## fc_top
module fc_top(
	input wire clk,
	input wire rst_n,
	input wire valid_i,
	input wire [9*8-1:0] data_in,
	input wire [9*8-1:0] weight1,
	input wire [9*8-1:0] weight2,
	input wire [31:0] bias,
	output reg valid_o,
	output reg [7:0] data1_o,
	output reg [7:0] data2_o
);
Settings: LEC_CHECK=0, ABC_AREA=0, CAP_MARGIN=30, CORE_ASPECT_RATIO=1.81, CORE_MARGIN=2, CORE_UTILIZATION=18, CTS_CLUSTER_SIZE=26, GPL_TIMING_DRIVEN=1, MAX_ROUTING_LAYER=met5, MIN_ROUTING_LAYER=met1, PLACE_DENSITY_LB_ADDON=0.16, SLEW_MARGIN=35; clock period 4.84 ns.
run.sh (not shown) runs the stock make flow with config.mk's settings and CLKGATE_MAP_FILE=.
The baseline finished but fails on negative setup slack.
Next try:
ABC_AREA = not set   (was 0)
CAP_MARGIN = 20   (was 30)
CORE_ASPECT_RATIO = not set   (was 1.81)
CORE_UTILIZATION = 65   (was 18)
CTS_CLUSTER_DIAMETER = 32   (was not set)
CTS_CLUSTER_SIZE = not set   (was 26)
GPL_TIMING_DRIVEN = not set   (was 1)
HOLD_SLACK_MARGIN = 0.3   (was not set)
MAX_ROUTING_LAYER = met4   (was met5)
MIN_ROUTING_LAYER = not set   (was met1)
PLACE_DENSITY_LB_ADDON = not set   (was 0.16)
SETUP_SLACK_MARGIN = 1.32   (was not set)
SLEW_MARGIN = 20   (was 35)
clock period = 6.53 ns   (was 4.84 ns; I/O delays follow)
What happened: The changed run finished but fails on negative setup slack; final cell count decreases by a quarter to a third; critical path depth increases by 2; die size decreases by well over a third; hold slack gets better by 81 ps; first-iteration DRC count increases to 3.3 times its value; count of clock-buffer cells in the layout increases by 34; maximum frequency decreases by roughly a tenth; non-clock buffer count decreases by 126; area after synthesis is unchanged.
Next try:
CORE_UTILIZATION = 69   (was 65)
CTS_CLUSTER_DIAMETER = 354   (was 32)
CTS_CLUSTER_SIZE = 99   (was not set)
HOLD_SLACK_MARGIN = not set   (was 0.3)
MAX_ROUTING_LAYER = not set   (was met4)
PLACE_DENSITY = 0.39   (was not set)
SETUP_SLACK_MARGIN = not set   (was 1.32)
clock period = 2.95 ns   (was 6.53 ns; I/O delays follow)
- This time the run never finished: it broke off in clock tree synthesis (4_1_cts) on DPL-0033
- area after synthesis is unchanged
- synthesized cell count stays the same
- die area fell by 5.7%

---

Starting RTL as in the previous note.
Settings: LEC_CHECK=0, CAP_MARGIN=15, CORE_MARGIN=2, CORE_UTILIZATION=72, CTS_CLUSTER_SIZE=39, SLEW_MARGIN=20; clock period 6.48 ns.
The first run finished but failed the layout checks on negative setup slack.
Edit:
- CAP_MARGIN: 15 -> 20
- CTS_CLUSTER_SIZE: 39 -> 38
- clock period: 6.48 -> 5.91 ns (I/O delays scaled with it)
The new run failed in global routing (5_1_grt).
Die area stays the same.
Synthesized area does not change.
Synthesized cell count stays the same.
Edit:
- CORE_UTILIZATION: 72 -> 60
- CTS_CLUSTER_SIZE: 38 -> unset
- PLACE_DENSITY: unset -> 0.6
- clock period: 5.91 -> 7.57 ns (I/O delays scaled with it)
=>
- The new run finished with timing, DRC and antenna clean
- synthesized cell count is unchanged
- synthesized area is unchanged
- die area rose by 20%
Edit:
- CORE_UTILIZATION: 60 -> 71
- CTS_CLUSTER_SIZE: unset -> 28
- PLACE_DENSITY: 0.6 -> unset
- PLACE_DENSITY_LB_ADDON: unset -> 0.26
- SETUP_SLACK_MARGIN: unset -> -0.43
- clock period: 7.57 -> 5.41 ns (I/O delays scaled with it)
- This time the run ran to the end with violations: max-slew violations, negative setup slack
- routed wire length rose by well over a third
- hold slack degrades by 4.0 ps
- register-to-register slack gets worse by 3200 ps
- cell count is higher by a few percent
- die area went down by about a fifth
- final area grows by a little under a tenth
- synthesized cell count does not change
- area after synthesis is unchanged
- first-iteration DRC count rose to 3.2 times its value
Edit:
- CORE_UTILIZATION: 71 -> 40
- CTS_CLUSTER_SIZE: 28 -> unset
- PLACE_DENSITY: unset -> 0.6
- PLACE_DENSITY_LB_ADDON: 0.26 -> unset
- SETUP_SLACK_MARGIN: -0.43 -> unset
- clock period: 5.41 -> 8.0 ns (I/O delays scaled with it)
After rerunning:
- Now the flow completed with no timing, DRC or antenna violations
- worst setup slack improved by 3400 ps
- critical path depth went down by 1
- cell area went down by about 6%
- routed wire length went down by about 34%
- via count went down by about 23%
- final cell count went up by about 4.4%
- global-route usage went down by 24 points

---

Starting RTL as in the previous note.
Settings: LEC_CHECK=0, ABC_AREA=1, CAP_MARGIN=25, CORE_ASPECT_RATIO=1.12, CORE_MARGIN=2, CORE_UTILIZATION=26, CTS_CLUSTER_DIAMETER=61, GPL_TIMING_DRIVEN=0, MAX_ROUTING_LAYER=met4, MIN_ROUTING_LAYER=met2, PLACE_DENSITY=0.66, SETUP_SLACK_MARGIN=0.54, SLEW_MARGIN=30, TNS_END_PERCENT=85; clock period 13.3 ns.
The first run completed without violations.
Then changed:
Settings changed: ABC_AREA 1 to unset, CAP_MARGIN 25 to 20, CORE_ASPECT_RATIO 1.12 to unset, CORE_UTILIZATION 26 to 59, CTS_CLUSTER_DIAMETER 61 to unset, GPL_TIMING_DRIVEN 0 to unset, MAX_ROUTING_LAYER met4 to unset, MIN_ROUTING_LAYER met2 to unset, PLACE_DENSITY 0.66 to unset, SETUP_SLACK_MARGIN 0.54 to 1.3, SLEW_MARGIN 30 to 20, TNS_END_PERCENT 85 to unset.
Clock period 13.3 ns to 4.76 ns, I/O delays scaled along.
With this change the flow completed, yet does not pass: setup timing.
Sequential share of layout area goes up by 0.40 points.
Die size goes down by 60%.
Routed wire length goes down by 32%.
Then changed:
Settings changed: CORE_UTILIZATION 59 to 64, CTS_CLUSTER_DIAMETER set to 32, HOLD_SLACK_MARGIN set to -0.1, MAX_ROUTING_LAYER set to met4, SETUP_SLACK_MARGIN 1.3 to 1.32.
Clock period 4.76 ns to 6.53 ns, I/O delays scaled along.
Outcome: The new run finished with setup timing left. Worst hold slack improves by 0.033 ns. Via count grows by 4.6%. Final area shrinks by 1.9%. Non-clock buffer count shrinks by 140. Fmax shrinks by 8.9%. Utilization grows by 5.0 points. Worst setup slack improves by 1.2 ns. Count of clock-buffer cells in the layout grows by 25.
Then changed:
Settings changed: CAP_MARGIN 20 to 15, CORE_UTILIZATION 64 to 72, CTS_CLUSTER_DIAMETER 32 to unset, CTS_CLUSTER_SIZE set to 39, HOLD_SLACK_MARGIN -0.1 to unset, PLACE_DENSITY_LB_ADDON set to 0.01, SETUP_SLACK_MARGIN 1.32 to 1.86.
Clock period 6.53 ns to 6.48 ns, I/O delays scaled along.
The changed run did not get past global routing on GRT-0232.
Die area shrinks by 11%.
Area after synthesis stays the same.
Synthesized cell count does not change.
Then changed:
Settings changed: CAP_MARGIN 15 to 20, CORE_UTILIZATION 72 to 40, CTS_CLUSTER_SIZE 39 to unset, MAX_ROUTING_LAYER met4 to unset, PLACE_DENSITY set to 0.6, PLACE_DENSITY_LB_ADDON 0.01 to unset, SETUP_SLACK_MARGIN 1.86 to unset.
Clock period 6.48 ns to 7.57 ns, I/O delays scaled along.
Result:
- This time the run finished clean
- synthesized cell count does not change
- die area climbs by about 80%
- synthesized area stays the same

---

Setup of job 3866:
Starting RTL as in the previous note.
clock: 6.64 ns
lec_check: 0
abc_area: 1
cap_margin: 25
core_aspect_ratio: 1.56
core_margin: 2
core_utilization: 26
cts_cluster_diameter: 61
gpl_timing_driven: 0
max_routing_layer: met4
place_density: 0.66
setup_slack_margin: 0.54
slew_margin: 30
tns_end_percent: 85
What job 768 does differently from job 3866 at the input level:
- clearing GPL_TIMING_DRIVEN, which used to be 0
- clearing MAX_ROUTING_LAYER, which used to be met4
- swapping 30 for 20 in SLEW_MARGIN
- swapping 26 for 61 in CORE_UTILIZATION
- swapping 25 for 20 in CAP_MARGIN
- clearing TNS_END_PERCENT, which used to be 85
- swapping 61 for 32 in CTS_CLUSTER_DIAMETER
- clearing PLACE_DENSITY, which used to be 0.66
- swapping 0.54 for 1.32 in SETUP_SLACK_MARGIN
- clearing ABC_AREA, which used to be 1
- clearing CORE_ASPECT_RATIO, which used to be 1.56
- swapping 6.64 for 6.53 in the clock period (ns, I/O delays scaled along)
Findings:
- Measured against job 3866, the summed area of non-filler cells in the final layout of job 768 comes out at 0.946 times the reference value.
- Wire: job 768 routes less than job 3866
- Summary: maximum achievable frequency, job 768 worse than job 3866
- Job 3866 reports its largest combinational cell category by area as simple AND/OR/NAND/NOR gates while job 768 reports adder cells.
- Looking at path depth of the worst reg2reg path, job 768 sits below job 3866.
- Job 768 ended with less weighted congestion reported at the end of routability-driven placement than job 3866.
## Diff of input files: job 5447 against job 768
- setting PLACE_DENSITY_LB_ADDON to 0.26 for the first time
- changing CORE_UTILIZATION from 61 to 71
- changing SETUP_SLACK_MARGIN from 1.32 to 1.2
- setting CTS_CLUSTER_SIZE to 28 for the first time
- removing CTS_CLUSTER_DIAMETER (formerly 32)
- changing the clock period (ns, I/O delays scaled along) from 6.53 to 8.0
Findings:
Looking only at met3 wire length, and setting everything else aside, the higher value of job 5447 and job 768 goes to job 5447. On pre-CTS worst setup slack: between job 5447 and job 768, it ends up higher for job 5447. Re number of buffers inserted by post-CTS setup repair: job 5447 and job 768 aren't equal, and the higher value belongs to job 768. Against job 768, job 5447 comes in 1 lower on number of buffers and inverters on the critical path. Job 5447 against job 768: register-to-register slack rose by 990 ps, worst setup margin has increased.
Here is what was changed in the inputs of job 8503 compared with job 5447.
- SETUP_SLACK_MARGIN changed from 1.2 to 1.32
- MAX_ROUTING_LAYER newly set to met4
- PLACE_DENSITY_LB_ADDON removed (was 0.26)
- CORE_UTILIZATION changed from 71 to 65
- TNS_END_PERCENT newly set to 5
- CTS_CLUSTER_DIAMETER newly set to 32
- CTS_CLUSTER_SIZE removed (was 28)
- the clock period (ns, I/O delays scaled along) changed from 8.0 to 6.53
### Flow results
Relative to job 5447, global-route usage has increased by 1.9 points in job 8503. Largest net degree at the start of global routing ends up lower on job 5447. On total number of multi-input combinational cells, job 5447 and job 8503 are neck and neck. Sort job 5447 and job 8503 by number of buffers added by the clock tree synthesis step asc -> top: job 5447. Job 8503 vs job 5447: layout clock buffer count up by more than half. In the reports for job 5447 and job 8503, the smaller transition time at the pin with the least slew margin belongs to job 5447.
